==> constraint.sdc <==
create_clock -name core_clock -period 10.0 [get_ports {clk}]
set_input_delay 2.0000 -clock core_clock [delete_from_list [all_inputs] [get_ports {clk}]]
set_output_delay 2.0000 -clock core_clock [all_outputs]
set_load 0.01 [all_outputs]
==> design.v <==
module mux4_1 #(parameter DATA_WIDTH = 16) (sel, i1, i2, i3, i4, o);
   input [1:0] sel;
   input [DATA_WIDTH-1:0] i1, i2, i3, i4;
   output reg [DATA_WIDTH-1:0] o;
   always @ (*) begin
      case (sel)
         0: o = i1;
         1: o = i2;
         2: o = i3;
         3: o = i4;
      endcase
   end
endmodule
module mux2_1 #(parameter DATA_WIDTH = 16) (sel, i1, i2, o);
   input sel;
   input [DATA_WIDTH-1:0] i1, i2;
   output reg [DATA_WIDTH-1:0] o;
   always @ (*) begin
      case (sel)
         0: o = i1;
         1: o = i2;
      endcase
   end
endmodule
module alu (A, B, func_code, branch_type, alu_out, overflow_flag, bcond);
	input [16-1:0] A;
	input [16-1:0] B;
	input [3:0] func_code;
	input [1:0] branch_type; 
	output reg [16-1:0] alu_out;
	output reg overflow_flag; 
	output reg bcond;
   localparam BNE = 2'd0;
   localparam BEQ = 2'd1;
   localparam BGZ = 2'd2;
   localparam BLZ = 2'd3;
   always @(*) begin
      alu_out = 0;
      overflow_flag = 0;
      bcond = 0;
      case(func_code)
         4'b0000: begin
            alu_out = A + B;
            if((A[16 - 1] === B[16 - 1])
            && (A[16 - 1] !== alu_out[16 -1]))
               overflow_flag = 1;
            else
               overflow_flag = 0;
         end
         4'b0001: begin
            alu_out = A - B;
            if((A[16 - 1] !== B[16 - 1])
            && (A[16 - 1] !== alu_out[16 -1]))
               overflow_flag = 1;
            else
               overflow_flag = 0;
         end
         4'b0010: alu_out = A & B;
         4'b0011: alu_out = A | B;
         4'b0100: alu_out = ~A;
         4'b0101: alu_out = ~A + 1;
         4'b0110: alu_out = {A[14:0], 1'b0};
         4'b0111: alu_out = {A[15], A[15:1]};
         4'b1000: alu_out = A;
         4'b1001: alu_out = B;
         4'b1010: begin
            case(branch_type)
               BNE: bcond = (A != B)? 1 : 0;  
               BEQ: bcond = (A == B)? 1 : 0;  
               BGZ: bcond = (A[15] == 0 && A != 0)? 1 : 0;  
               BLZ: bcond = A[15];  
            endcase
            alu_out = bcond;
         end
         default: begin  
            alu_out = 0;
            overflow_flag = 0;
            bcond = 0;
         end
      endcase
   end
endmodule
module control_unit (opcode, func_code, clk, reset_n, halt, wwd, new_inst, use_rs, use_rt, alu_src, branch, mem_read, mem_write, reg_write, pc_src, reg_dest, reg_src, alu_branch_type, alu_func_code);
	input [3:0] opcode;
	input [5:0] func_code;
	input clk;
	input reset_n;
	output reg halt, wwd, new_inst, use_rs, use_rt;
	output reg alu_src, branch, mem_read, mem_write, reg_write;
	output reg [1:0] pc_src, reg_dest, reg_src, alu_branch_type;
	output reg [3:0] alu_func_code;
	always @(*) begin
		halt = 0;
		wwd = 0;
		reg_dest = 0;
		use_rs = 0;
		use_rt = 0;
		alu_src = 0;
		branch = 0;
		mem_read = 0;
		mem_write = 0;
		reg_write = 0;
		pc_src = 0;
		reg_src = 0;
		new_inst = 0;
		case(opcode)
			4'd15: begin
				case(func_code)
					6'd0, 6'd1, 6'd2, 6'd3: begin
						use_rs = 1;
						use_rt = 1;
						reg_write = 1;
						new_inst = 1;
					end
					6'd4, 6'd5, 6'd6, 6'd7: begin
						use_rs = 1;
						reg_write = 1;
						new_inst = 1;
					end
					6'd25: begin
						use_rs = 1;
						pc_src = 2'b10;
						new_inst = 1;
					end
					6'd26: begin
						reg_dest = 2'b10;
						use_rs = 1;
						pc_src = 2'b10;
						reg_write = 1;
						reg_src = 2'b10;
						new_inst = 1;
					end
					6'd28: begin
						wwd = 1;
						use_rs = 1;
						new_inst = 1;
					end
					6'd29: begin
						halt = 1;
						new_inst = 1;
					end
				endcase
			end
			4'd4, 4'd5: begin
				reg_dest = 2'b01;
				use_rs = 1;
				alu_src = 1;
				reg_write = 1;
				new_inst = 1;
			end
			4'd6: begin
				reg_dest = 2'b01;
				alu_src = 1;
				reg_write = 1;
				new_inst = 1;
			end
			4'd7: begin
				reg_dest = 2'b01;
				use_rs = 1;
				alu_src = 1;
				mem_read = 1;
				reg_write = 1;
				reg_src = 2'b01;
				new_inst = 1;
			end
			4'd8: begin
				use_rs = 1;
				use_rt = 1;
				alu_src = 1;
				mem_write = 1;
				new_inst = 1;
			end
			4'd0, 4'd1: begin
				use_rs = 1;
				use_rt = 1;
				branch = 1;
				pc_src = 2'b00;
				new_inst = 1;
			end
			4'd2, 4'd3: begin
				use_rs = 1;
				branch = 1;
				pc_src = 2'b00;
				new_inst = 1;
			end
			4'd9: begin
				pc_src = 2'b01;
				new_inst = 1;
			end
			4'd10: begin
				reg_dest = 2'b10;
				pc_src = 2'b01;
				reg_write = 1;
				reg_src = 2'b10;
				new_inst = 1;
			end
		endcase
	end
	always @(*) begin
		alu_func_code = 4'd15;
		alu_branch_type = 4'd0;
		case (opcode)
			4'd15: begin
				case(func_code)
					6'd25: alu_func_code = 4'b1000;  
					6'd26: alu_func_code = 4'b1000;  
					6'd28: alu_func_code = 4'b1000;  
					default: alu_func_code = func_code[3:0];
				endcase
			end
			4'd4: alu_func_code = 4'b0000;
			4'd5: alu_func_code = 4'b0011;
			4'd6: alu_func_code = 4'b1001;  
			4'd7, 4'd8: alu_func_code = 4'b0000;
			4'd0, 4'd1 ,4'd2, 4'd3: begin
				alu_func_code = 4'b1010;
				alu_branch_type = opcode[1:0];  
			end
		endcase
	end
endmodule
module register_file (read_out1, read_out2, read1, read2, dest, write_data, reg_write, clk, reset_n);
	input clk, reset_n;
	input [1:0] read1;
	input [1:0] read2;
	input [1:0] dest;
	input reg_write;
	input [16-1:0] write_data;
	output [16-1:0] read_out1;
	output [16-1:0] read_out2;
    reg [16-1:0] RF [4-1:0];  
    assign read_out1 = RF[read1];
    assign read_out2 = RF[read2];
    always @(negedge clk) begin
		if (!reset_n) begin
			RF[0] = 16'b0;
			RF[1] = 16'b0;
			RF[2] = 16'b0;
			RF[3] = 16'b0;
		end
		else begin	
			if (reg_write) RF[dest] <= write_data;
			else RF[dest] <= RF[dest];
		end
    end
endmodule
module immediate_generator (opcode, imm, immediate);
input [3:0] opcode;
input [7:0] imm;
output reg [16-1:0] immediate;
always @(*) begin
    case (opcode)
        4'd4: immediate <= {{8{imm[7]}}, imm[7:0]};
        4'd5: immediate <= {8'b0, imm[7:0]};
        4'd6: immediate <= {imm[7:0], 8'b0};
        4'd7: immediate <= {{8{imm[7]}}, imm[7:0]};
        4'd8: immediate <= {{8{imm[7]}}, imm[7:0]};
        4'd0: immediate <= {{8{imm[7]}}, imm[7:0]};
        4'd1: immediate <= {{8{imm[7]}}, imm[7:0]};
        4'd2: immediate <= {{8{imm[7]}}, imm[7:0]};
        4'd3: immediate <= {{8{imm[7]}}, imm[7:0]};
        default: immediate <= 16'b0;  
    endcase
end
endmodule
module hazard_detect(IFID_IR, IDEX_rd, use_rs, use_rt, IDEX_M_mem_read, is_stall);
	input [16-1:0] IFID_IR;
	input [1:0]  IDEX_rd;
	input use_rs, use_rt;
	input IDEX_M_mem_read;
	output reg is_stall;
	wire [1:0] IFID_rs, IFID_rt;
	assign IFID_rs = IFID_IR[11:10];
	assign IFID_rt = IFID_IR[9:8];
	always @(*) begin
	 	is_stall = (((IFID_rs == IDEX_rd) && use_rs) 
		 || ((IFID_rt == IDEX_rd) && use_rt)) && IDEX_M_mem_read ? 1:0;
	end
endmodule
module forwarding_unit(rs_EX, rt_EX, rd_MEM, reg_write_MEM, rd_WB, reg_write_WB,
                        forward_A, forward_B);
    input [1:0] rs_EX, rt_EX, rd_MEM, rd_WB;
    input reg_write_MEM, reg_write_WB;
    output reg [1:0] forward_A, forward_B;
    always @(*) begin
        if((rs_EX == rd_MEM) && reg_write_MEM) begin
            forward_A = 2'b01;
        end else if((rs_EX == rd_WB) && reg_write_WB) begin
            forward_A = 2'b10;
        end else begin
            forward_A = 2'b00;
        end
        if((rt_EX == rd_MEM) && reg_write_MEM) begin
            forward_B = 2'b01;
        end else if((rt_EX == rd_WB) && reg_write_WB) begin
            forward_B = 2'b10;
        end else begin
            forward_B = 2'b00;
        end
    end
endmodule
module branch_predictor_global_predictor(clk, reset_n, PC, is_flush, is_BJ_type, actual_taken_PC, actual_next_PC, actual_PC, next_PC);
	input clk;
	input reset_n;
	input [16-1:0] PC;
	input is_flush;
	input is_BJ_type;
	input [16-1:0] actual_taken_PC;  
	input [16-1:0] actual_next_PC;  
	input [16-1:0] actual_PC;  
	output reg [16-1:0] next_PC;
	integer i;
	reg [16-5:0] tagtable [0:(2**5)-1];
	reg [16-1:0] btb [0:(2**5)-1];
	reg [1:0] sat_cnt; 
	reg [1:0] hys_cnt;
	reg [1:0] bht_sat [0:(2**5)-1];
	reg [1:0] bht_hys [0:(2**5)-1];
	wire [16-5-1:0] tag; wire [5-1:0] idx;
	assign tag = PC[16-1:5];
	assign idx = PC[5-1:0];
	always @(posedge clk) begin
		if (!reset_n) begin
			tagtable[0] <= ~0;	tagtable[1] <= ~0;	tagtable[2] <= ~0;	tagtable[3] <= ~0;
			tagtable[4] <= ~0;	tagtable[5] <= ~0;	tagtable[6] <= ~0;	tagtable[7] <= ~0;
			tagtable[8] <= ~0;	tagtable[9] <= ~0;	tagtable[10] <= ~0;	tagtable[11] <= ~0;
			tagtable[12] <= ~0;	tagtable[13] <= ~0;	tagtable[14] <= ~0;	tagtable[15] <= ~0;
			tagtable[16] <= ~0;	tagtable[17] <= ~0;	tagtable[18] <= ~0;	tagtable[19] <= ~0;
			tagtable[20] <= ~0;	tagtable[21] <= ~0;	tagtable[22] <= ~0;	tagtable[23] <= ~0;
			tagtable[24] <= ~0;	tagtable[25] <= ~0;	tagtable[26] <= ~0;	tagtable[27] <= ~0;
			tagtable[28] <= ~0;	tagtable[29] <= ~0;	tagtable[30] <= ~0;	tagtable[31] <= ~0;
			btb[0] <= ~0;	btb[1] <= ~0;	btb[2] <= ~0;	btb[3] <= ~0;
			btb[4] <= ~0;	btb[5] <= ~0;	btb[6] <= ~0;	btb[7] <= ~0;
			btb[8] <= ~0;	btb[9] <= ~0;	btb[10] <= ~0;	btb[11] <= ~0;
			btb[12] <= ~0;	btb[13] <= ~0;	btb[14] <= ~0;	btb[15] <= ~0;
			btb[16] <= ~0;	btb[17] <= ~0;	btb[18] <= ~0;	btb[19] <= ~0;
			btb[20] <= ~0;	btb[21] <= ~0;	btb[22] <= ~0;	btb[23] <= ~0;
			btb[24] <= ~0;	btb[25] <= ~0;	btb[26] <= ~0;	btb[27] <= ~0;
			btb[28] <= ~0;	btb[29] <= ~0;	btb[30] <= ~0;	btb[31] <= ~0;
			bht_sat[0] <= ~0;	bht_sat[1] <= ~0;	bht_sat[2] <= ~0;	bht_sat[3] <= ~0;
			bht_sat[4] <= ~0;	bht_sat[5] <= ~0;	bht_sat[6] <= ~0;	bht_sat[7] <= ~0;
			bht_sat[8] <= ~0;	bht_sat[9] <= ~0;	bht_sat[10] <= ~0;	bht_sat[11] <= ~0;
			bht_sat[12] <= ~0;	bht_sat[13] <= ~0;	bht_sat[14] <= ~0;	bht_sat[15] <= ~0;
			bht_sat[16] <= ~0;	bht_sat[17] <= ~0;	bht_sat[18] <= ~0;	bht_sat[19] <= ~0;
			bht_sat[20] <= ~0;	bht_sat[21] <= ~0;	bht_sat[22] <= ~0;	bht_sat[23] <= ~0;
			bht_sat[24] <= ~0;	bht_sat[25] <= ~0;	bht_sat[26] <= ~0;	bht_sat[27] <= ~0;
			bht_sat[28] <= ~0;	bht_sat[29] <= ~0;	bht_sat[30] <= ~0;	bht_sat[31] <= ~0;
			bht_hys[0] <= ~0;	bht_hys[1] <= ~0;	bht_hys[2] <= ~0;	bht_hys[3] <= ~0;
			bht_hys[4] <= ~0;	bht_hys[5] <= ~0;	bht_hys[6] <= ~0;	bht_hys[7] <= ~0;
			bht_hys[8] <= ~0;	bht_hys[9] <= ~0;	bht_hys[10] <= ~0;	bht_hys[11] <= ~0;
			bht_hys[12] <= ~0;	bht_hys[13] <= ~0;	bht_hys[14] <= ~0;	bht_hys[15] <= ~0;
			bht_hys[16] <= ~0;	bht_hys[17] <= ~0;	bht_hys[18] <= ~0;	bht_hys[19] <= ~0;
			bht_hys[20] <= ~0;	bht_hys[21] <= ~0;	bht_hys[22] <= ~0;	bht_hys[23] <= ~0;
			bht_hys[24] <= ~0;	bht_hys[25] <= ~0;	bht_hys[26] <= ~0;	bht_hys[27] <= ~0;
			bht_hys[28] <= ~0;	bht_hys[29] <= ~0;	bht_hys[30] <= ~0;	bht_hys[31] <= ~0;
			sat_cnt <= 0;
			hys_cnt <= 0;
		end else begin
			if (is_BJ_type) begin
				tagtable[actual_PC[5-1:0]] <= actual_PC[16-1:5];
				btb[actual_PC[5-1:0]] <= actual_taken_PC;
				if(actual_next_PC != actual_taken_PC) begin  
					if(sat_cnt == 2'b00)		sat_cnt <= 2'b00;
					else if(sat_cnt == 2'b01) 	sat_cnt <= 2'b00;
					else if(sat_cnt == 2'b10) 	sat_cnt <= 2'b01;
					else 						sat_cnt <= 2'b10;
					if(hys_cnt == 2'b00)		hys_cnt <= 2'b00;
					else if(hys_cnt == 2'b01) 	hys_cnt <= 2'b00;
					else if(hys_cnt == 2'b10) 	hys_cnt <= 2'b00;
					else 						hys_cnt <= 2'b10;
					if(bht_sat[actual_PC[5-1:0]] == 2'b00)		bht_sat[actual_PC[5-1:0]] <= 2'b00;
					else if(bht_sat[actual_PC[5-1:0]] == 2'b01) bht_sat[actual_PC[5-1:0]] <= 2'b00;
					else if(bht_sat[actual_PC[5-1:0]] == 2'b10) bht_sat[actual_PC[5-1:0]] <= 2'b01;
					else 												bht_sat[actual_PC[5-1:0]] <= 2'b10;
					if(bht_hys[actual_PC[5-1:0]] == 2'b00)		bht_hys[actual_PC[5-1:0]] <= 2'b00;
					else if(bht_hys[actual_PC[5-1:0]] == 2'b01) bht_hys[actual_PC[5-1:0]] <= 2'b00;
					else if(bht_hys[actual_PC[5-1:0]] == 2'b10) bht_hys[actual_PC[5-1:0]] <= 2'b00;
					else 												bht_hys[actual_PC[5-1:0]] <= 2'b10;
				end else begin  
					if(sat_cnt == 2'b00) 		sat_cnt <= 2'b01;
					else if(sat_cnt == 2'b01) 	sat_cnt <= 2'b10;
					else if(sat_cnt == 2'b10) 	sat_cnt <= 2'b11;
					else 						sat_cnt <= 2'b11;
					if(hys_cnt == 2'b00) 		hys_cnt <= 2'b01;
					else if(hys_cnt == 2'b01) 	hys_cnt <= 2'b11;
					else if(hys_cnt == 2'b10) 	hys_cnt <= 2'b11;
					else 						hys_cnt <= 2'b11;
					if(bht_sat[actual_PC[5-1:0]] == 2'b00) 		bht_sat[actual_PC[5-1:0]] <= 2'b01;
					else if(bht_sat[actual_PC[5-1:0]] == 2'b01) bht_sat[actual_PC[5-1:0]] <= 2'b10;
					else if(bht_sat[actual_PC[5-1:0]] == 2'b10) bht_sat[actual_PC[5-1:0]] <= 2'b11;
					else 												bht_sat[actual_PC[5-1:0]] <= 2'b11;
					if(bht_hys[actual_PC[5-1:0]] == 2'b00)		bht_hys[actual_PC[5-1:0]] <= 2'b01;
					else if(bht_hys[actual_PC[5-1:0]] == 2'b01) bht_hys[actual_PC[5-1:0]] <= 2'b11;
					else if(bht_hys[actual_PC[5-1:0]] == 2'b10) bht_hys[actual_PC[5-1:0]] <= 2'b11;
					else 												bht_hys[actual_PC[5-1:0]] <= 2'b11;
				end
			end
		end
	end
	always @(*) begin
		if (is_flush) begin
			next_PC = actual_next_PC;
		end else if (tagtable[idx] == tag) begin
			next_PC = (bht_sat[idx] >= 2'b10)? btb[idx] : (PC + 1);
		end else begin
			next_PC = PC + 1;
		end
	end
endmodule
module datapath(clk, reset_n, read_m1, address1, data1, read_m2, write_m2, address2, data2_in, data2_out, num_inst, output_port, is_halted);
	input clk;
	input reset_n;
	output read_m1;
	output [16-1:0] address1;
	output read_m2;
	output write_m2;
	output [16-1:0] address2;
	input [16-1:0] data1;
	input [16-1:0] data2_in;
	output [16-1:0] data2_out;
	output reg [16-1:0] num_inst;
	output reg [16-1:0] output_port;
	output is_halted;
	reg[16-1:0] pc;
	wire[16-1:0] pc_nxt;   
	wire new_inst_if;
	reg[16-1:0] pc_id, instr;
	wire halt_id, use_rs, use_rt; wire[1:0] reg_dest;
	wire alu_src_id, branch_id; wire[1:0] pc_src_id, alu_branch_type_id; wire[3:0] alu_func_code_id;  
	wire mem_read_id, mem_write_id;  
	wire reg_write_id, wwd_id; wire[1:0] reg_src_id; reg new_inst_id;  
	wire stall;
	wire[16-1:0] rf_rs, rf_rt, immed_id;
	wire[1:0] rd_id;
	reg[16-1:0] pc_ex, rf_rs_ex, rf_rt_ex, immed_ex;
	reg[11:0] target;
	reg[1:0] rs_ex, rt_ex, rd_ex;
	wire [16-1:0] actual_taken_pc;  
	reg alu_src_ex, branch_ex; reg[1:0] pc_src_ex, alu_branch_type_ex; reg[3:0] alu_func_code_ex;  
	reg mem_read_ex, mem_write_ex;  
	reg halt_ex, wwd_ex, new_inst_ex, reg_write_ex; reg[1:0] reg_src_ex;  
	wire[16-1:0] alu_out_ex, pc_branch, rf_rs_forwarded, rf_rt_forwarded, alu_operand_B;
	wire alu_overflow_flag, alu_bcond;
	wire[16-1:0] actual_pc;
	wire [1:0] forward_a, forward_b;
	reg[16-1:0] pc_mem, rf_rs_mem, rf_rt_mem, alu_out_mem;
	reg[1:0] rd_mem;
	reg mem_read_mem, mem_write_mem;  
	reg halt_mem, wwd_mem, new_inst_mem, reg_write_mem; reg[1:0] reg_src_mem;  
	reg[16-1:0] mem_read_data;
	reg[16-1:0] pc_wb, rf_rs_wb, alu_out_wb;
	reg[1:0] rd_wb;
	reg halt_wb, wwd_wb, new_inst_wb, reg_write_wb; reg[1:0] reg_src_wb;
	wire[16-1:0] fwd_data_mem;
	assign fwd_data_mem = (reg_src_mem == 2'b10) ? (pc_mem + 16'b1) : alu_out_mem;
	wire[16-1:0] write_data_wb;
	reg fcond1, fcond2, fcond3;
	reg flush;
	reg halt;
	assign read_m1 = 1;
	assign address1 = pc;
	assign write_m2 = mem_write_mem;
	assign read_m2 = mem_read_mem;
	assign address2 = alu_out_mem;
	assign data2_out = rf_rt_mem;
	always @(posedge clk) begin
		if (!reset_n) begin
			instr <= 0;
		end else if(stall) begin 
			instr <= instr;
		end
		else begin
			instr <= data1;
		end
	end
	always @(posedge clk ) begin
		if (!reset_n) begin
			mem_read_data <= 0;
		end else begin
			if(read_m2) begin
				mem_read_data <= data2_in;
			end
		end
	end
	always @(*) begin
		fcond1 = (actual_pc != pc_id);
		fcond2 = (pc_id != 0);
		fcond3 = (pc_ex != 16'hffff);
		flush = (fcond1 & fcond2 & fcond3) ? 1: 0;
	end
	assign is_halted = halt;
	assign actual_taken_pc = branch_ex ? (pc_ex + 16'b1 + immed_ex) : (pc_src_ex == 2'b01 ? {pc_ex[15:12], target} : rf_rs_forwarded);
	always @(posedge clk) begin
		if (!reset_n) begin
			pc <= 0;
			num_inst <= 0; output_port <= 0;
			pc_id <= 0;
			new_inst_id <= 0;
			target <= 0; pc_ex <= 0; rf_rs_ex <= 0; rf_rt_ex <= 0;  immed_ex <= 0;
			rs_ex <= 0; rt_ex <= 0; rd_ex <= 0;
			alu_src_ex <= 0; branch_ex <= 0; pc_src_ex <= 0; alu_branch_type_ex <= 0; alu_func_code_ex <= 0;
			mem_read_ex <= 0; mem_write_ex <= 0;
			halt_ex <= 0; wwd_ex <= 0; new_inst_ex <= 0; reg_write_ex <= 0; reg_src_ex <= 0; 
			pc_mem <= 0; rf_rs_mem <= 0; rf_rt_mem <= 0; alu_out_mem <= 0; 
			rd_mem <= 0; 
			mem_read_mem <= 0; mem_write_mem <= 0;
			halt_mem <= 0; wwd_mem <= 0; new_inst_mem <= 0; reg_write_mem <=0; reg_src_mem <= 0;
			pc_wb <= 0; rf_rs_wb <= 0; alu_out_wb <= 0;
			rd_wb <= 0;
			halt_wb <= 0; wwd_wb <= 0; new_inst_wb <= 0; reg_write_wb <= 0; reg_src_wb <= 0;
			halt <= 0;
		end
		else begin
			if(stall) begin
				pc <= pc;
			end else begin
				pc <= pc_nxt;
			end
			if(!flush & !stall) begin
				pc_id <= pc;
				new_inst_id <= new_inst_if;
			end else if(stall) begin  
				pc_id <= pc_id;
				new_inst_id <= new_inst_id;
			end	else begin  
				pc_id <= ~0;
				new_inst_id <= 0;
			end
			if(!flush & !stall) begin
				target <= instr[11:0]; pc_ex <= pc_id; rf_rs_ex <= rf_rs; rf_rt_ex <= rf_rt; immed_ex <= immed_id;
				rs_ex <= instr[11:10]; rt_ex <= instr[9:8]; rd_ex <= rd_id;
			end else begin
				pc_ex <= ~0;
				target <= 0; rf_rs_ex <= 0; rf_rt_ex <= 0; immed_ex <= 0;
				rs_ex <= 0; rt_ex <= 0; rd_ex <= 0;
			end
			if(!flush && !stall && pc_id != 16'hffff) begin
				alu_src_ex <= alu_src_id; branch_ex <= branch_id; pc_src_ex <= pc_src_id; 
				alu_branch_type_ex <= alu_branch_type_id; alu_func_code_ex <= alu_func_code_id;
				mem_read_ex <= mem_read_id; mem_write_ex <= mem_write_id;
				halt_ex <= halt_id; wwd_ex <= wwd_id; new_inst_ex <= new_inst_id; reg_write_ex <= reg_write_id; reg_src_ex <= reg_src_id;
			end else begin
				alu_src_ex <= 0; branch_ex <= 0; pc_src_ex <= 0; 
				alu_branch_type_ex <= 0; alu_func_code_ex <= 4'd15;
				mem_read_ex <= 0; mem_write_ex <= 0;
				halt_ex <= 0; wwd_ex <= 0; new_inst_ex <= 0; reg_write_ex <= 0; reg_src_ex <= 0; 
			end
			pc_mem <= pc_ex; rf_rs_mem <= rf_rs_forwarded; rf_rt_mem <= rf_rt_forwarded; alu_out_mem <= alu_out_ex; 
			rd_mem <= rd_ex; 
			mem_read_mem <= mem_read_ex; mem_write_mem <= mem_write_ex;
			halt_mem <= halt_ex; wwd_mem <= wwd_ex; new_inst_mem <= new_inst_ex; reg_write_mem <= reg_write_ex; reg_src_mem <= reg_src_ex;
			pc_wb <= pc_mem; rf_rs_wb <= rf_rs_mem; alu_out_wb <= alu_out_mem;
			rd_wb <= rd_mem;
			halt_wb <= halt_mem; wwd_wb <= wwd_mem; new_inst_wb <= new_inst_mem; reg_write_wb <= reg_write_mem; reg_src_wb <= reg_src_mem;
			halt <= halt_wb;
			if (wwd_wb) begin
				output_port <= rf_rs_wb;
			end
			if (new_inst_wb) begin
				num_inst <= num_inst + 1;
			end
		end
	end
	branch_predictor_global_predictor BranchPredictor(
		.clk(clk),
		.reset_n(reset_n),
		.PC(pc),
		.is_flush(flush),
		.is_BJ_type(branch_ex || (pc_src_ex != 2'b0)),
		.actual_taken_PC(actual_taken_pc),
		.actual_next_PC(actual_pc),
		.actual_PC(pc_ex),
		.next_PC(pc_nxt)
	);
	control_unit ControlUnit(
		.opcode(instr[15:12]),
		.func_code(instr[5:0]),
		.clk(clk),
		.reset_n(reset_n),
		.halt(halt_id),
		.wwd(wwd_id),
		.new_inst(new_inst_if),
		.use_rs(use_rs),
		.use_rt(use_rt),
		.alu_src(alu_src_id),
		.branch(branch_id),
		.mem_read(mem_read_id),
		.mem_write(mem_write_id),
		.reg_write(reg_write_id),
		.pc_src(pc_src_id),
		.reg_dest(reg_dest),
		.reg_src(reg_src_id),
		.alu_branch_type(alu_branch_type_id),
		.alu_func_code(alu_func_code_id)
	);
	register_file RegisterFile(
		.clk(clk),
		.reset_n(reset_n),
		.read1(instr[11:10]),
		.read2(instr[9:8]),
		.dest(rd_wb),
		.reg_write(reg_write_wb),
		.write_data(write_data_wb),
		.read_out1(rf_rs),
		.read_out2(rf_rt)
	);
	alu ALU(
		.A(rf_rs_forwarded),
		.B(alu_operand_B),
		.func_code(alu_func_code_ex),
		.branch_type(alu_branch_type_ex),
		.alu_out(alu_out_ex),
		.overflow_flag(alu_overflow_flag),
		.bcond(alu_bcond)
	);
	immediate_generator ImmGen(
		.opcode(instr[15:12]),
		.imm(instr[7:0]),
		.immediate(immed_id)
	);
	mux2_1 MUX_branch(
		.sel(branch_ex & alu_bcond),
		.i1(pc_ex + 16'b1),
		.i2(pc_ex + 16'b1 + immed_ex),
		.o(pc_branch)
	);
	mux4_1 MUX_pc_src(
		.sel(pc_src_ex),
		.i1(pc_branch),
		.i2({pc_ex[15:12], target}),
		.i3(rf_rs_forwarded),
		.i4(pc_branch),
		.o(actual_pc)
	);
	mux2_1 MUX_alu_src(
		.sel(alu_src_ex),
		.i1(rf_rt_forwarded),
		.i2(immed_ex),
		.o(alu_operand_B)
	);
	mux4_1 #(.DATA_WIDTH(2)) MUX_reg_dest(
		.sel(reg_dest),
		.i1(instr[7:6]),
		.i2(instr[9:8]),
		.i3(2'b10),
		.i4(instr[7:6]),
		.o(rd_id)
	);
	mux4_1 MUX_reg_src(
		.sel(reg_src_wb),
		.i1(alu_out_wb),
		.i2(mem_read_data),
		.i3(pc_wb + 16'b1),
		.i4(alu_out_wb),
		.o(write_data_wb)
	);
	hazard_detect HazardDetectionUnit(
		.IFID_IR(instr),
		.IDEX_rd(rd_ex),
		.use_rs(use_rs),
		.use_rt(use_rt),
		.IDEX_M_mem_read(mem_read_ex),
		.is_stall(stall)
	);
	forwarding_unit ForwardingUnit(
		.rs_EX(rs_ex),
		.rt_EX(rt_ex),
		.rd_MEM(rd_mem),
		.reg_write_MEM(reg_write_mem),
		.rd_WB(rd_wb),
		.reg_write_WB(reg_write_wb),
		.forward_A(forward_a),
		.forward_B(forward_b)
	);
	mux4_1 MUX_forwarding_a(
		.sel(forward_a),
		.i1(rf_rs_ex),
		.i2(fwd_data_mem),
		.i3(write_data_wb),
		.i4(rf_rs_ex),
		.o(rf_rs_forwarded)
	);
	mux4_1 MUX_forwarding_b(
		.sel(forward_b),
		.i1(rf_rt_ex),
		.i2(fwd_data_mem),
		.i3(write_data_wb),
		.i4(rf_rt_ex),
		.o(rf_rt_forwarded)
	);
endmodule
module cpu(clk, reset_n, read_m1, address1, data1, read_m2, write_m2, address2, data2_in, data2_out, num_inst, output_port, is_halted);
	input clk;
	input reset_n;
	output read_m1;
	output [16-1:0] address1;
	output read_m2;
	output write_m2;
	output [16-1:0] address2;
	input [16-1:0] data1;
	input [16-1:0] data2_in;
	output [16-1:0] data2_out;
	output [16-1:0] num_inst;
	output [16-1:0] output_port;
	output is_halted;
	datapath Datapath(
		.clk(clk),
		.reset_n(reset_n),
		.read_m1(read_m1),
		.address1(address1),
		.data1(data1),
		.read_m2(read_m2),
		.write_m2(write_m2),
		.address2(address2),
		.data2_in(data2_in),
		.data2_out(data2_out),
		.num_inst(num_inst),
		.output_port(output_port),
		.is_halted(is_halted)
	);
endmodule
==> config.mk <==
export PLATFORM = sky130hd
export DESIGN_NAME = cpu
export DESIGN_NICKNAME = cpu
export VERILOG_FILES = /design/flow/design.v
export SDC_FILE = /design/flow/constraint.sdc
export NUM_CORES = 4
export LEC_CHECK = 0
export CAP_MARGIN = 5
export CELL_PAD_IN_SITES_DETAIL_PLACEMENT = 1
export CELL_PAD_IN_SITES_GLOBAL_PLACEMENT = 3
export CORE_MARGIN = 2
export CORE_UTILIZATION = 15
export GPL_TIMING_DRIVEN = 0
export SLEW_MARGIN = 20
==> run.sh <==
#!/bin/bash
# the make line also repeats each setting of config.mk as NAME=value (left out here)
make -C /OpenROAD-flow-scripts/flow DESIGN_CONFIG=/design/flow/config.mk WORK_HOME=/design/flow/orfs CLKGATE_MAP_FILE= finish
==> results of run 1 <==
## per-stage QoR
step,utilization [%],instance area (um^2)
after floorplan,-,63200
after global placement,17.0,71200
after detailed placement,17.2,72000
after CTS,18.5,77600
after global routing,18.5,77700
final,18.5,77700
## metal layers
| layer | vias to the layer above | share of wire (%) | GRT usage [%] |
|---|---|---|---|
| met5 | - | 0 | 0 |
| met4 | 0 | 2.5 | 3.16 |
| met3 | 277 | 4.0 | 1.58 |
| met2 | 1102 | 49 | 21.5 |
| met1 | 23900 | 44 | 16.1 |
| li1 | 19900 | - | - |
## area by class of cell
class                      instances  area, um^2  share of cell area (%)
antenna                           13        32.5                  0.0419
clock inverter                   157        1210                    1.56
buffer                           439        1800                    2.32
inverter                         178         668                   0.860
multi-input combinational       3316       24300                    31.3
clock buffer                     205        4380                    5.64
timing repair buffer             154        1810                    2.33
sequential                      1361       36500                    47.0
tap                             5520        6910                    8.89
==> summary.txt, run 1 <==
impl run done, here's what came out: result of the run=timing/DRC/antenna clean, initial cell density of the core=15.1%, DP Cell Count=11000, Post-Synth AOI/OAI Area=7.53%, CTS buffer count=163, largest area contributor in the netlist=sky130_fd_sc_hd__edfxtp_1, Leak Pwr=23.8 nW, area fraction in mux cells=13.9%, logic gate share of total power=7.1%, source of the critical timing path=reset_n, Synth Area in Simple Gates=13.4%, RSZ-0062 raised after global routing=no, number of logged tool warnings=131, endpoint with the worst hold slack=Datapath.rf_rs_wb[12], portion of the clock cycle consumed by the worst path in the final layout=95.0%, share of total power in the clock network=46.0%, pwr/cell area=171 mW/mm^2, most used cell along the critical path=sky130_fd_sc_hd__clkbuf_1, gr usage total=12.4%, Yosys warning total=12, buffer cell driving the clock tree root=sky130_fd_sc_hd__clkbuf_16, final wirelength=270 mm, overall power of the completed layout=13.3 mW, Clock Skews=0.0671 ns, critical path capture point=Datapath.RegisterFile.RF[0][15], clock-pin slew of the registers on the worst-case setup and hold paths=0.06 ns, clk ins delay skew pair=0.83 ns, Die Wd=653 um, path length in cells of the critical path=6, number of inserted filler cells in the final layout=47500, origin of the critical flop-to-flop path=Datapath.reg_src_wb[1], Gate Count Post-Synth=5295, R2R cell count=26, share of flip-flops with an asynchronous set or reset=0%, number of nets in the finished design=5795, half-perimeter wire length of the detailed placement result=209 mm, leading cell types by total area after synthesis=sky130_fd_sc_hd__edfxtp_1 (44%), sky130_fd_sc_hd__dfxtp_1 (14%), sky130_fd_sc_hd__mux4_2 (12%), count of endpoints failing setup in the final report=0, max-cap check violation count=0, count of antenna-violating nets left after detailed routing=0, startpoint kind of the worst setup timing path=input pin, crit path max-delay cell type=sky130_fd_sc_hd__clkbuf_1, Bufs on Longest Clock Path=3, largest family of logic cells by area=multiplexers, endpoint of the worst-slack reg-to-reg timing path=Datapath.BranchPredictor.bht_sat[21][1], violation count after the first detailed-routing iteration=3450, Top cell area share=44.1%, worst path setup slack after routing=0.502 ns, Relative slew margins=20.9%, Final TNS setup=0 ns, via count=45200, Worst Hold Class=register to register, number of failing hold endpoints at the final stage=0, area delta synth->final=23.0%, CTS tree=built, Final Max-Slew Violation Tally=0, Max Clock Freq=106 MHz, power attributed to combinational cells=0.942 mW, pin slew with the least headroom to its limit=1.19 ns, # H-tree levels=4, Min-Delay Startpoint=Datapath.rf_rs_mem[12], number of library cell types mapped by synthesis=105, I/O Pins=118, worst-case setup slack after placement=-0.396 ns, Post-CTS Hold Buffers=0, final instance count without filler cells=11300, power dissipated in the clock network=6.11 mW, Setup Fix Bufs, Post-CTS=0, flops out of synthesis=1361, Die Y=653 um, top-count cell post-synth=sky130_fd_sc_hd__edfxtp_1, Critical Path Max Stage Delay=0.80 ns, switching power=3.38 mW, endpoint type of the worst setup path=register, Initial DRT Pass Iterations=5, number of rows created at floorplan=238, Seq group=6.23 mW, maximum number of pins on one net before global-route repair=28, CTS resizes=0, number of enable-type register cells in the synthesized netlist=928, Synthesized Nets=5413, leading power group=sequential cells, clock sink count=1361, crit path max fanout=11, initial antenna violation count=20, post-synthesis chip area from yosys=0.0632 mm^2, part of the total power dissipated in sequential elements=46.9%, count of buffers from port buffering=116, arithmetic-cell share of the synthesized area counting full adders, half adders and majority gates=1.73%, post-DR vias/cell=3.99, critical path, cell by cell=clkdlybuf4s50_1, inv_1, clkbuf_1, clkbuf_1, clkbuf_1, a211oi_1, fraction of power spent switching nets=25.4%, Avg Inst Size Synth=11.9 um^2, routed length per instance=23.8 um, most instantiated flip-flop cell in the synthesis netlist=sky130_fd_sc_hd__edfxtp_1, CP Data Arrival Time=5.10 ns, Tmin final=9.50 ns, Total Die Area=0.426 mm^2, number of DRC violations after detailed routing=0, final global-route overflow total=0, standard cell core area=0.420 mm^2, WHS Path Cells=1, hold_ws=0.433 ns, worst setup path class=input pin to register, category of cells accounting for the largest share of critical-path delay=buffers and inverters, area of the mapped netlist=0.0632 mm^2, top cells by count=sky130_fd_sc_hd__edfxtp_1 (928), sky130_fd_sc_hd__nand2_1 (802), sky130_fd_sc_hd__nor2_1 (697), last weighted congestion value of the routability-driven placer=0.833, via count of the first global-routing pass=47200, CP bufs+invs=5, required time at the endpoint of the critical path=5.60 ns, r2r setup slk=0.53 ns, Seq/Total Area, Yosys=57.9%, VDD IR max=0.175 mV, internal portion of total power=9.91 mW, xor/xnor share of the synthesized area=1.79%, first-pass GRT wire length=375 mm, yosys cell count=5295
==> run 2, diff against run 1 <==
CAP_MARGIN = 20   (was 5)
CELL_PAD_IN_SITES_GLOBAL_PLACEMENT = default   (was 3)
CORE_UTILIZATION = 40   (was 15)
CTS_CLUSTER_SIZE = 87   (was default)
GPL_TIMING_DRIVEN = 1   (was 0)
HOLD_SLACK_MARGIN = 0.25   (was default)
TNS_END_PERCENT = 80   (was default)
==> run 2 against run 1 <==
Effect of this change:
- sequential share of layout area is 3.9 points higher
- clock skew is 0.0059 ns lower
- combinational power is 15% lower
- sequential power hardly changed
- via count is 1.9% lower
- count of clock-buffer cells in the layout is 3 lower
- flip-flop count stayed put
- die area is 62% lower
- non-clock buffer count is 312 lower
- still clean on timing, DRC and antenna
- cell count is 34% lower
- register-to-register slack better by 1.1 ns
- core utilization is 27 points higher
==> summary.txt, run 2 <==
impl run done, here's what came out: final instance count without filler cells=7521 (-34%), maximum number of pins on one net before global-route repair=142 (+410%), power dissipated in the clock network=5.56 mW (-9.0%), yosys cell count=5295 (unchanged), number of logged tool warnings=137 (+4.6%), CTS tree=built, Final TNS setup=0 ns (unchanged), Initial DRT Pass Iterations=5 (unchanged), share of total power in the clock network=44.0% (-2.0 points), DP Cell Count=7193 (-34%), Seq group=6.26 mW (about the same), standard cell core area=0.157 mm^2 (-63%), Post-CTS Hold Buffers=0 (unchanged), Gate Count Post-Synth=5295 (unchanged), number of DRC violations after detailed routing=0 (unchanged), internal portion of total power=9.54 mW (-3.8%), Avg Inst Size Synth=11.9 um^2 (unchanged), CTS buffer count=148 (-9.2%), leading power group=sequential cells, clock sink count=1361 (unchanged), via count=44400 (-1.9%), number of failing hold endpoints at the final stage=0 (unchanged), buffer cell driving the clock tree root=sky130_fd_sc_hd__clkbuf_16, final global-route overflow total=0 (unchanged), last weighted congestion value of the routability-driven placer=0.944 (+13%), overall power of the completed layout=12.6 mW (-5.0%), source of the critical timing path=Datapath.reg_src_wb[0], top-count cell post-synth=sky130_fd_sc_hd__edfxtp_1, CP bufs+invs=3 (-2), hold_ws=0.416 ns (-0.0168 ns), Yosys warning total=12 (unchanged), startpoint kind of the worst setup timing path=register, top cells by count=sky130_fd_sc_hd__edfxtp_1 (928), sky130_fd_sc_hd__nand2_1 (802), sky130_fd_sc_hd__nor2_1 (697), endpoint type of the worst setup path=register, origin of the critical flop-to-flop path=Datapath.reg_src_wb[0], share of flip-flops with an asynchronous set or reset=0% (unchanged), Total Die Area=0.161 mm^2 (-62%), worst setup path class=register to register, count of endpoints failing setup in the final report=0 (unchanged), pwr/cell area=176 mW/mm^2 (+2.8%), category of cells accounting for the largest share of critical-path delay=simple AND/OR/NAND/NOR gates, Tmin final=8.36 ns (-1.14 ns), share of the core filled with cells in the final layout=45.8% (+27 points), part of the total power dissipated in sequential elements=49.6% (+2.7 points), via count of the first global-routing pass=46400 (-1.8%), area delta synth->final=13.7%, endpoint with the worst hold slack=Datapath.reg_src_mem[0], arithmetic-cell share of the synthesized area counting full adders, half adders and majority gates=1.73% (unchanged), count of antenna-violating nets left after detailed routing=0 (unchanged), Min-Delay Startpoint=Datapath.reg_src_ex[0], initial cell density of the core=40.3% (+25 points), logic gate share of total power=6.4% (-0.7 points), area of the mapped netlist=0.0632 mm^2 (unchanged), count of buffers from port buffering=116 (unchanged), flops out of synthesis=1361 (unchanged), largest family of logic cells by area=multiplexers, Relative slew margins=24.1% (+3.2 points), CP Data Arrival Time=9.03 ns (+3.93 ns), number of enable-type register cells in the synthesized netlist=928 (unchanged), leading cell types by total area after synthesis=sky130_fd_sc_hd__edfxtp_1 (44%), sky130_fd_sc_hd__dfxtp_1 (14%), sky130_fd_sc_hd__mux4_2 (12%), Final Max-Slew Violation Tally=0 (unchanged), Clock Skews=0.0611 ns (-0.00592 ns), fraction of power spent switching nets=24.4% (-0.96 points), violation count after the first detailed-routing iteration=4307 (+25%), clock-pin slew of the registers on the worst-case setup and hold paths=0.06 ns (about the same), half-perimeter wire length of the detailed placement result=142 mm (-32%), post-DR vias/cell=5.90 (+48%), Setup Fix Bufs, Post-CTS=0 (unchanged), number of nets in the finished design=5468 (-5.6%), gr usage total=26.1% (+14 points), initial antenna violation count=4 (-80%), xor/xnor share of the synthesized area=1.79% (unchanged), routed length per instance=28.3 um (+19%), path length in cells of the critical path=19 (+13), power attributed to combinational cells=0.805 mW (-15%), critical path, cell by cell=ha_1, inv_1, o21ai_0, nor2_1, a211oi_1, a21oi_1, inv_1, ha_1, o2111ai_1, nor4_4, nand4_2, and3_1, a311oi_2, xnor2_1, nor4_4, and4_1, buf_4, o211ai_2, nor4_1, result of the run=timing/DRC/antenna clean, crit path max-delay cell type=sky130_fd_sc_hd__ha_1, post-synthesis chip area from yosys=0.0632 mm^2 (unchanged), required time at the endpoint of the critical path=10.67 ns (+5.07 ns), I/O Pins=118 (unchanged), Synth Area in Simple Gates=13.4% (unchanged), largest area contributor in the netlist=sky130_fd_sc_hd__edfxtp_1, Die Y=401 um (-39%), crit path max fanout=28 (+17), switching power=3.09 mW (-8.6%), first-pass GRT wire length=313 mm (-17%), Die Wd=401 um (-39%), number of inserted filler cells in the final layout=16300 (-66%), r2r setup slk=1.64 ns (+1.11 ns), R2R cell count=19 (-27%), Post-Synth AOI/OAI Area=7.53% (unchanged), Critical Path Max Stage Delay=0.79 ns (about the same), most instantiated flip-flop cell in the synthesis netlist=sky130_fd_sc_hd__edfxtp_1, # H-tree levels=4 (unchanged), Max Clock Freq=120 MHz (+13%), CTS resizes=0 (unchanged), number of rows created at floorplan=145 (-39%), Bufs on Longest Clock Path=3 (unchanged), pin slew with the least headroom to its limit=1.14 ns (-0.0483 ns), Synthesized Nets=5413 (unchanged), Seq/Total Area, Yosys=57.9% (unchanged), RSZ-0062 raised after global routing=no, number of library cell types mapped by synthesis=105 (unchanged), WHS Path Cells=1 (unchanged), Leak Pwr=23.3 nW (-2.2%), max-cap check violation count=0 (unchanged), portion of the clock cycle consumed by the worst path in the final layout=83.6% (-11 points), VDD IR max=0.168 mV (-4.2%), Top cell area share=44.1% (unchanged), critical path capture point=Datapath.mem_read_ex, Worst Hold Class=register to register, clk ins delay skew pair=0.81 ns (-0.02 ns), endpoint of the worst-slack reg-to-reg timing path=Datapath.mem_read_ex, area fraction in mux cells=13.9% (unchanged), final wirelength=213 mm (-21%)
[run 2: per-stage QoR]
step	instance area (um^2)	setup slack, ns
detailed placement	66700	1.80
global placement	66700	1.84
global route	71800	1.15
floorplan	63200	1.85
CTS	71700	1.79
finish	71800	1.64
[run 2: per-layer routing]
metal | up-vias | share of wire, % | GRT usage, %
met3 | 421 | 7.3 | 4.60
met4 | 0 | 4.5 | 11.5
li1 | 19200 | - | -
met5 | - | 0 | 0
met2 | 1857 | 49 | 44.0
met1 | 22900 | 39 | 33.0
[run 2: final cells by class]
cell class	count	area, um^2	share of cell area (%)
clock inverters	123	1050	1.46
multi-input cells	3316	24400	34.1
well taps	2058	2570	3.59
repair buffers	281	2470	3.45
diodes	2	5.00	0.00697
inverters	178	676	0.941
clock buffers	202	4000	5.57
flip-flops and latches	1361	36500	50.9
==> run 3, diff against run 2 <==
CELL_PAD_IN_SITES_DETAIL_PLACEMENT = 2   (was 1)
CORE_MARGIN = 4   (was 2)
HOLD_SLACK_MARGIN = default   (was 0.25)
MAX_ROUTING_LAYER = met4   (was default)
SETUP_SLACK_MARGIN = 1.58   (was default)
clock period = 8.47 ns   (was 10.0 ns; I/O delays follow)
==> run 3 against run 2 <==
Effect of this change:
- highest routed layer unchanged
- still clean on timing, DRC and antenna
- worst setup slack got worse by 0.27 ns
- first-iteration DRC count rose by 50%
- sequential power up 19%
- largest cell class unchanged
- flip-flop count unchanged
==> summary.txt, run 3 <==
impl run done, here's what came out: Yosys warning total=12 (unchanged), violation count after the first detailed-routing iteration=6473 (+50%), category of cells accounting for the largest share of critical-path delay=AND-OR/OR-AND gates, Max Clock Freq=141 MHz (+18%), final wirelength=292 mm (+37%), count of antenna-violating nets left after detailed routing=0 (unchanged), crit path max fanout=34 (+21%), endpoint type of the worst setup path=register, # H-tree levels=4 (unchanged), standard cell core area=0.157 mm^2 (unchanged), Final TNS setup=0 ns (unchanged), initial antenna violation count=9 (+5), largest area contributor in the netlist=sky130_fd_sc_hd__edfxtp_1, Initial DRT Pass Iterations=8 (+3), fraction of power spent switching nets=26.9% (+2.4 points), via count=50000 (+13%), Post-Synth AOI/OAI Area=7.53% (unchanged), post-DR vias/cell=6.57 (+11%), endpoint with the worst hold slack=Datapath.rf_rs_wb[12], area fraction in mux cells=13.9% (unchanged), Avg Inst Size Synth=11.9 um^2 (unchanged), CTS buffer count=151 (+2.0%), result of the run=timing/DRC/antenna clean, gr usage total=34.6% (+8.4 points), Seq/Total Area, Yosys=57.9% (unchanged), Relative slew margins=22.7% (-1.5 points), count of buffers from port buffering=116 (unchanged), worst setup path class=register to register, Gate Count Post-Synth=5295 (unchanged), buffer cell driving the clock tree root=sky130_fd_sc_hd__clkbuf_16, clk ins delay skew pair=0.85 ns (+0.04 ns), Min-Delay Startpoint=Datapath.rf_rs_mem[12], number of library cell types mapped by synthesis=105 (unchanged), internal portion of total power=11.3 mW (+19%), arithmetic-cell share of the synthesized area counting full adders, half adders and majority gates=1.73% (unchanged), count of endpoints failing setup in the final report=0 (unchanged), post-route cell area=0.0728 mm^2 (+1.5%), power attributed to combinational cells=1.08 mW (+34%), number of inserted filler cells in the final layout=15300 (-5.7%), flops out of synthesis=1361 (unchanged), CTS tree=built, number of nets in the finished design=5531 (+1.2%), max-cap check violation count=0 (unchanged), RSZ-0062 raised after global routing=yes, final instance count without filler cells=7606 (+1.1%), top cells by count=sky130_fd_sc_hd__edfxtp_1 (928), sky130_fd_sc_hd__nand2_1 (802), sky130_fd_sc_hd__nor2_1 (697), number of logged tool warnings=141 (+2.9%), share of flip-flops with an asynchronous set or reset=0% (unchanged), number of failing hold endpoints at the final stage=0 (unchanged), overall power of the completed layout=15.5 mW (+23%), VDD IR max=0.227 mV (+35%), most instantiated flip-flop cell in the synthesis netlist=sky130_fd_sc_hd__edfxtp_1, leading cell types by total area after synthesis=sky130_fd_sc_hd__edfxtp_1 (44%), sky130_fd_sc_hd__dfxtp_1 (14%), sky130_fd_sc_hd__mux4_2 (12%), Tmin final=7.10 ns (-1.26 ns), critical path, cell by cell=inv_1, nor3_1, xor2_1, ha_1, o21a_1, o21a_1, o2111ai_1, a311oi_1, xor2_1, nor2_1, a31o_2, a222oi_1, o2bb2ai_1, a2111oi_1, nand4_1, buf_4, maj3_1, buf_6, nand2_1, number of DRC violations after detailed routing=0 (unchanged), Total Die Area=0.164 mm^2 (+2.0%), number of enable-type register cells in the synthesized netlist=928 (unchanged), Clock Skews=0.0677 ns (+0.00654 ns), final global-route overflow total=0 (unchanged), Critical Path Max Stage Delay=0.70 ns (-0.09 ns), required time at the endpoint of the critical path=9.13 ns (-1.54 ns), initial cell density of the core=40.3% (unchanged), yosys cell count=5295 (unchanged), WHS Path Cells=1 (unchanged), clock-pin slew of the registers on the worst-case setup and hold paths=0.07 ns (about the same), Worst Hold Class=register to register, CP Data Arrival Time=7.76 ns (-1.27 ns), Die Wd=405 um (+1.0%), Comb area=0.0249 mm^2 (+1.7%), leading power group=sequential cells, origin of the critical flop-to-flop path=Datapath.pc_ex[1], Bufs on Longest Clock Path=3 (unchanged), DP Cell Count=7218 (+0.35%), Seq. cell area=0.0366 mm^2 (about the same), share of total power in the clock network=45.2% (+1.2 points), area of the mapped netlist=0.0632 mm^2 (unchanged), half-perimeter wire length of the detailed placement result=177 mm (+25%), via count of the first global-routing pass=52500 (+13%), last weighted congestion value of the routability-driven placer=0.985 (+4.4%), top-count cell post-synth=sky130_fd_sc_hd__edfxtp_1, hold_ws=0.418 ns (+0.00224 ns), pin slew with the least headroom to its limit=1.16 ns (+0.0204 ns), logic gate share of total power=6.9% (+0.5 points), CP bufs+invs=3 (unchanged), I/O Pins=118 (unchanged), largest family of logic cells by area=multiplexers, R2R cell count=19 (unchanged), startpoint kind of the worst setup timing path=register, Top cell area share=44.1% (unchanged), crit path max-delay cell type=sky130_fd_sc_hd__a222oi_1, Final Max-Slew Violation Tally=0 (unchanged), switching power=4.17 mW (+35%), clock sink count=1361 (unchanged), part of the total power dissipated in sequential elements=47.9% (-1.7 points), post-synthesis chip area from yosys=0.0632 mm^2 (unchanged), source of the critical timing path=Datapath.pc_ex[1], maximum number of pins on one net before global-route repair=165 (+16%), Leak Pwr=23.8 nW (+2.0%), standard cell area after detailed placement=0.0669 mm^2 (+0.31%), r2r setup slk=1.37 ns (-0.27 ns), Seq group=7.43 mW (+19%), area delta synth->final=15.3%, routed length per instance=38.3 um (+35%), portion of the clock cycle consumed by the worst path in the final layout=83.8% (+0.20 points), number of rows created at floorplan=145 (unchanged), path length in cells of the critical path=19 (unchanged), power dissipated in the clock network=7.01 mW (+26%), first-pass GRT wire length=399 mm (+27%), xor/xnor share of the synthesized area=1.79% (unchanged), critical path capture point=Datapath.BranchPredictor.bht_sat[26][0], Synthesized Nets=5413 (unchanged), Die Y=405 um (+1.0%), Synth Area in Simple Gates=13.4% (unchanged), endpoint of the worst-slack reg-to-reg timing path=Datapath.BranchPredictor.bht_sat[26][0], pwr/cell area=213 mW/mm^2 (+21%)
==> run 3: layer usage <==
layer / track usage (%) / vias to the layer above / routed length [um]
li1: - / 19300 / -
met1: 38.8 / 25800 / 100000
met2: 56.3 / 3574 / 140000
met3: 7.12 / 1299 / 26500
met4: 22.4 / 0 / 24700
met5: - / - / 0
==> run 3: final cells by class <==
cell class	instances	share of cell area (%)
clock inverters	132	1.37
inverters	178	0.933
clock buffers	206	5.69
diodes	14	0.0481
well taps	2058	3.53
multi-input cells	3317	34.1
flip-flops and latches	1361	50.2
repair buffers	340	4.11
==> run 3: repair_timing <==
action / in CTS / in global routing
buffers inserted: 7 / 24
gates resized: 50 / 62
endpoints found under the setup margin: 237 / 203
pin swaps: 6 / 22
gates cloned: 0 / 2
hold buffers: 0 / 0
hold endpoints to repair: 0 / 0
==> run 3: per-stage QoR <==
stage,utilization (%),setup WS [ns]
final,46.5,1.37
after global routing,46.5,1.28
after CTS,46.1,1.58
after detailed placement,42.7,0.578
after global placement,42.7,0.952
after floorplan,-,1.69
==> run 4, diff against run 3 <==
CELL_PAD_IN_SITES_DETAIL_PLACEMENT = default   (was 2)
CORE_MARGIN = 2   (was 4)
CORE_UTILIZATION = 66   (was 40)
CTS_CLUSTER_SIZE = default   (was 87)
GPL_TIMING_DRIVEN = default   (was 1)
MAX_ROUTING_LAYER = default   (was met4)
SETUP_SLACK_MARGIN = default   (was 1.58)
TNS_END_PERCENT = default   (was 80)
clock period = 6.42 ns   (was 8.47 ns; I/O delays follow)
==> run 4 against run 3 <==
Effect of this change:
- largest power group unchanged
- routed wire length decreased by 30%
- maximum frequency up 14%
- combinational power rose by 21%
- global-route usage increased by 7.1 points
- via count down 7.9%
- register-to-register slack worse by 1.2 ns
- non-clock buffer count is 125 higher
- still clean on timing, DRC and antenna
- clock power is 18% higher
- flip-flop count is the same
- critical path depth up 10
==> summary.txt, run 4 <==
impl run done, here's what came out: result of the run=timing/DRC/antenna clean, share of flip-flops with an asynchronous set or reset=0% (unchanged), logic gate share of total power=6.8% (about the same), clock sink count=1361 (unchanged), path length in cells of the critical path=29 (+10), Die Y=313 um (-23%), portion of the clock cycle consumed by the worst path in the final layout=97.2% (+13 points), count of buffers from port buffering=116 (unchanged), via count=46000 (-7.9%), internal portion of total power=14.7 mW (+30%), endpoint with the worst hold slack=Datapath.rf_rs_wb[3], maximum number of pins on one net before global-route repair=87 (-47%), I/O Pins=118 (unchanged), fraction of power spent switching nets=23.7% (-3.2 points), number of inserted filler cells in the final layout=5880 (-62%), Bufs on Longest Clock Path=3 (unchanged), startpoint kind of the worst setup timing path=register, top cells by count=sky130_fd_sc_hd__edfxtp_1 (928), sky130_fd_sc_hd__nand2_1 (802), sky130_fd_sc_hd__nor2_1 (697), clk ins delay skew pair=0.77 ns (-0.08 ns), power attributed to combinational cells=1.31 mW (+21%), initial antenna violation count=4 (-5), flops out of synthesis=1361 (unchanged), routed length per instance=29.6 um (-23%), number of failing hold endpoints at the final stage=0 (unchanged), crit path max fanout=13 (-62%), post-synthesis chip area from yosys=0.0632 mm^2 (unchanged), Tmin final=6.24 ns (-0.861 ns), CP Data Arrival Time=6.95 ns (-0.81 ns), Seq group=9.74 mW (+31%), Total Die Area=0.0982 mm^2 (-40%), CTS tree=built, share of the core filled with cells in the final layout=76.2% (+30 points), Synth Area in Simple Gates=13.4% (unchanged), number of DRC violations after detailed routing=0 (unchanged), most used cell along the critical path=sky130_fd_sc_hd__buf_4, max-cap check violation count=0 (unchanged), Synthesized Nets=5413 (unchanged), clock-pin slew of the registers on the worst-case setup and hold paths=0.06 ns (about the same), Post-CTS Hold Buffers=0 (unchanged), # H-tree levels=4 (unchanged), count of antenna-violating nets left after detailed routing=0 (unchanged), largest area contributor in the netlist=sky130_fd_sc_hd__edfxtp_1, final wirelength=204 mm (-30%), RSZ-0062 raised after global routing=no, pwr/cell area=268 mW/mm^2 (+26%), number of rows created at floorplan=113 (-22%), pin slew with the least headroom to its limit=1.14 ns (-0.0202 ns), Worst Hold Class=register to register, yosys cell count=5295 (unchanged), number of nets in the finished design=5644 (+2.0%), leading cell types by total area after synthesis=sky130_fd_sc_hd__edfxtp_1 (44%), sky130_fd_sc_hd__dfxtp_1 (14%), sky130_fd_sc_hd__mux4_2 (12%), number of logged tool warnings=133 (-5.7%), Die Wd=313 um (-23%), WHS Path Cells=1 (unchanged), gr usage total=41.6% (+7.1 points), critical path capture point=Datapath.rf_rs_ex[11], R2R cell count=29 (+10), VDD IR max=0.405 mV (+78%), number of library cell types mapped by synthesis=105 (unchanged), Critical Path Max Stage Delay=0.40 ns (-0.30 ns), Max Clock Freq=160 MHz (+14%), source of the critical timing path=Datapath.reg_src_wb[0], number of enable-type register cells in the synthesized netlist=928 (unchanged), Min-Delay Startpoint=Datapath.rf_rs_mem[3], Clock Skews=0.0400 ns (-0.0277 ns), standard cell core area=0.0949 mm^2 (-39%), top-count cell post-synth=sky130_fd_sc_hd__edfxtp_1, Avg Inst Size Synth=11.9 um^2 (unchanged), Relative slew margins=23.8% (+1.2 points), Post-Synth AOI/OAI Area=7.53% (unchanged), first-pass GRT wire length=296 mm (-26%), arithmetic-cell share of the synthesized area counting full adders, half adders and majority gates=1.73% (unchanged), Seq/Total Area, Yosys=57.9% (unchanged), most instantiated flip-flop cell in the synthesis netlist=sky130_fd_sc_hd__edfxtp_1, switching power=4.58 mW (+10%), half-perimeter wire length of the detailed placement result=137 mm (-22%), last weighted congestion value of the routability-driven placer=1.04 (+6.1%), required time at the endpoint of the critical path=7.13 ns (-2.00 ns), Yosys warning total=12 (unchanged), crit path max-delay cell type=sky130_fd_sc_hd__a2111oi_4, worst setup path class=register to register, Top cell area share=44.1% (unchanged), count of endpoints failing setup in the final report=0 (unchanged), endpoint of the worst-slack reg-to-reg timing path=Datapath.rf_rs_ex[11], area of the mapped netlist=0.0632 mm^2 (unchanged), final global-route overflow total=0 (unchanged), Leak Pwr=24.3 nW (+2.0%), origin of the critical flop-to-flop path=Datapath.reg_src_wb[0], r2r setup slk=0.18 ns (-1.19 ns), xor/xnor share of the synthesized area=1.79% (unchanged), Initial DRT Pass Iterations=10 (+2), CP bufs+invs=9 (+6), largest family of logic cells by area=multiplexers, share of total power in the clock network=42.8% (-2.4 points), standard cell area after detailed placement=0.0670 mm^2 (+0.19%), post-DR vias/cell=6.66 (+1.4%), violation count after the first detailed-routing iteration=7612 (+18%), Final Max-Slew Violation Tally=0 (unchanged), endpoint type of the worst setup path=register, post-route cell area=0.0722 mm^2 (-0.82%), power dissipated in the clock network=8.28 mW (+18%), buffer cell driving the clock tree root=sky130_fd_sc_hd__clkbuf_16, via count of the first global-routing pass=44800 (-15%), Final TNS setup=0 ns (unchanged), part of the total power dissipated in sequential elements=50.4% (+2.5 points), area delta synth->final=14.4%, leading power group=sequential cells, CTS buffer count=138 (-8.6%), category of cells accounting for the largest share of critical-path delay=AND-OR/OR-AND gates, Gate Count Post-Synth=5295 (unchanged), initial cell density of the core=66.6% (+26 points), area fraction in mux cells=13.9% (unchanged)
-- run 4: area by class of cell --
type,count,area [um^2],share of cell area (%)
clock buffer,193,3850,5.33
tap,1265,1580,2.19
timing repair inverter,1,5.00,0.00693
antenna,2,5.00,0.00693
inverter,178,679,0.940
timing repair buffer,465,3970,5.50
clock inverter,122,905,1.25
multi-input combinational,3317,24700,34.2
sequential,1361,36600,50.6
-- run 4: routing by layer --
layer	vias up	global-route usage [%]	share of wire [%]
met5	-	0	0.0064
met4	2	25.7	7.2
met3	651	8.46	11
met2	3383	67.8	48
met1	22400	51.7	33
li1	19500	-	-
-- run 4: what timing repair did --
item | 4_1_cts | 5_1_grt
pin swaps | 1 | 20
buffers inserted | 1 | 16
gates cloned | 0 | 5
gates resized | 5 | 72
hold endpoints to repair | 0 | 0
endpoints found under the setup margin | 122 | 198
-- run 4: through the flow --
stage	cells	power (mW)	hold WS [ns]	setup WS, ns
floorplan	5295	10.7	0.410	0.695
global placement	6566	11.2	0.414	0.0230
detailed placement	6566	11.2	0.417	-0.0776
CTS	6881	19.3	0.434	0.0185
global route	6903	19.8	0.441	0.0165
finish	6904	19.3	0.433	0.182
==> run 5, diff against run 4 <==
ABC_AREA = 0   (was default)
CELL_PAD_IN_SITES_DETAIL_PLACEMENT = 0   (was default)
CORE_ASPECT_RATIO = 1.06   (was default)
CORE_UTILIZATION = 72   (was 66)
CTS_CLUSTER_DIAMETER = 201   (was default)
CTS_CLUSTER_SIZE = 44   (was default)
MAX_ROUTING_LAYER = met5   (was default)
PLACE_DENSITY_LB_ADDON = 0.01   (was default)
SETUP_SLACK_MARGIN = -0.2   (was default)
SLEW_MARGIN = 35   (was 20)
clock period = 4.79 ns   (was 6.42 ns; I/O delays follow)
==> run 5 against run 4 <==
Effect of this change:
- the flow now stops in 5_1_grt
- synthesized cell count unchanged
- synthesized area stayed put
- die area decreased by 8.2%
==> summary.txt, run 5 <==
run metrics: result of the run=aborted with a tool error, Stop stage=5_1_grt, first reported error=[ERROR GRT-0232] Routing congestion too high. Check the congestion heatmap in the GUI., largest family of logic cells by area=multiplexers, top cells by count=sky130_fd_sc_hd__edfxtp_1 (928), sky130_fd_sc_hd__nand2_1 (802), sky130_fd_sc_hd__nor2_1 (697), largest area contributor in the netlist=sky130_fd_sc_hd__edfxtp_1, count of buffers from port buffering=116 (unchanged), # H-tree levels=2 (-2), Total Die Area=0.0901 mm^2 (-8.2%), share of flip-flops with an asynchronous set or reset=0% (unchanged), Bufs on Longest Clock Path=3 (unchanged), most instantiated flip-flop cell in the synthesis netlist=sky130_fd_sc_hd__edfxtp_1, arithmetic-cell share of the synthesized area counting full adders, half adders and majority gates=1.73% (unchanged), standard cell core area=0.0867 mm^2 (-8.7%), Yosys warning total=12 (unchanged), final global-route overflow total=21, buffer cell driving the clock tree root=sky130_fd_sc_hd__clkbuf_16, yosys cell count=5295 (unchanged), post-synthesis chip area from yosys=0.0632 mm^2 (unchanged), flops out of synthesis=1361 (unchanged), Top cell area share=44.1% (unchanged), area fraction in mux cells=13.9% (unchanged), top-count cell post-synth=sky130_fd_sc_hd__edfxtp_1, half-perimeter wire length of the detailed placement result=158 mm (+15%), number of library cell types mapped by synthesis=105 (unchanged), DP Cell Count=6734 (+2.6%), xor/xnor share of the synthesized area=1.79% (unchanged), Avg Inst Size Synth=11.9 um^2 (unchanged), Die Y=309 um (-1.4%), Synth Area in Simple Gates=13.4% (unchanged), initial cell density of the core=72.9% (+6.3 points), CTS buffer count=36 (-74%), gr usage total=69.1%, number of enable-type register cells in the synthesized netlist=928 (unchanged), Die Wd=292 um (-6.9%), number of rows created at floorplan=111 (-1.8%), leading cell types by total area after synthesis=sky130_fd_sc_hd__edfxtp_1 (44%), sky130_fd_sc_hd__dfxtp_1 (14%), sky130_fd_sc_hd__mux4_2 (12%), Synthesized Nets=5413 (unchanged), clock sink count=1361 (unchanged), last weighted congestion value of the routability-driven placer=1.06 (+1.7%), Post-CTS Hold Buffers=0 (unchanged), I/O Pins=118 (unchanged), Gate Count Post-Synth=5295 (unchanged), area of the mapped netlist=0.0632 mm^2 (unchanged), Seq/Total Area, Yosys=57.9% (unchanged), Post-Synth AOI/OAI Area=7.53% (unchanged)
-- run 5: routing by layer --
metal	overflow	global-route usage [%]
met5	0	21.5
met1	1	69.1
met3	2	49.1
met4	8	68.8
met2	10	89.9
-- run 5: timing repair --
action                     4_1_cts
pin swaps                      122
buffers inserted                60
setup endpoints to repair      202
cloned                          14
resized                        233
-- run 5: stage by stage --
step | power (mW) | utilization [%] | setup slack [ns] | area (um^2)
floorplan | 14.4 | - | -0.510 | 63700
CTS | 20.2 | 83.9 | -0.928 | 72700
detailed placement | 15.2 | 80.5 | -1.44 | 69800
global placement | 15.1 | 80.5 | -1.45 | 69700
Power and IR drop assume default switching activity.
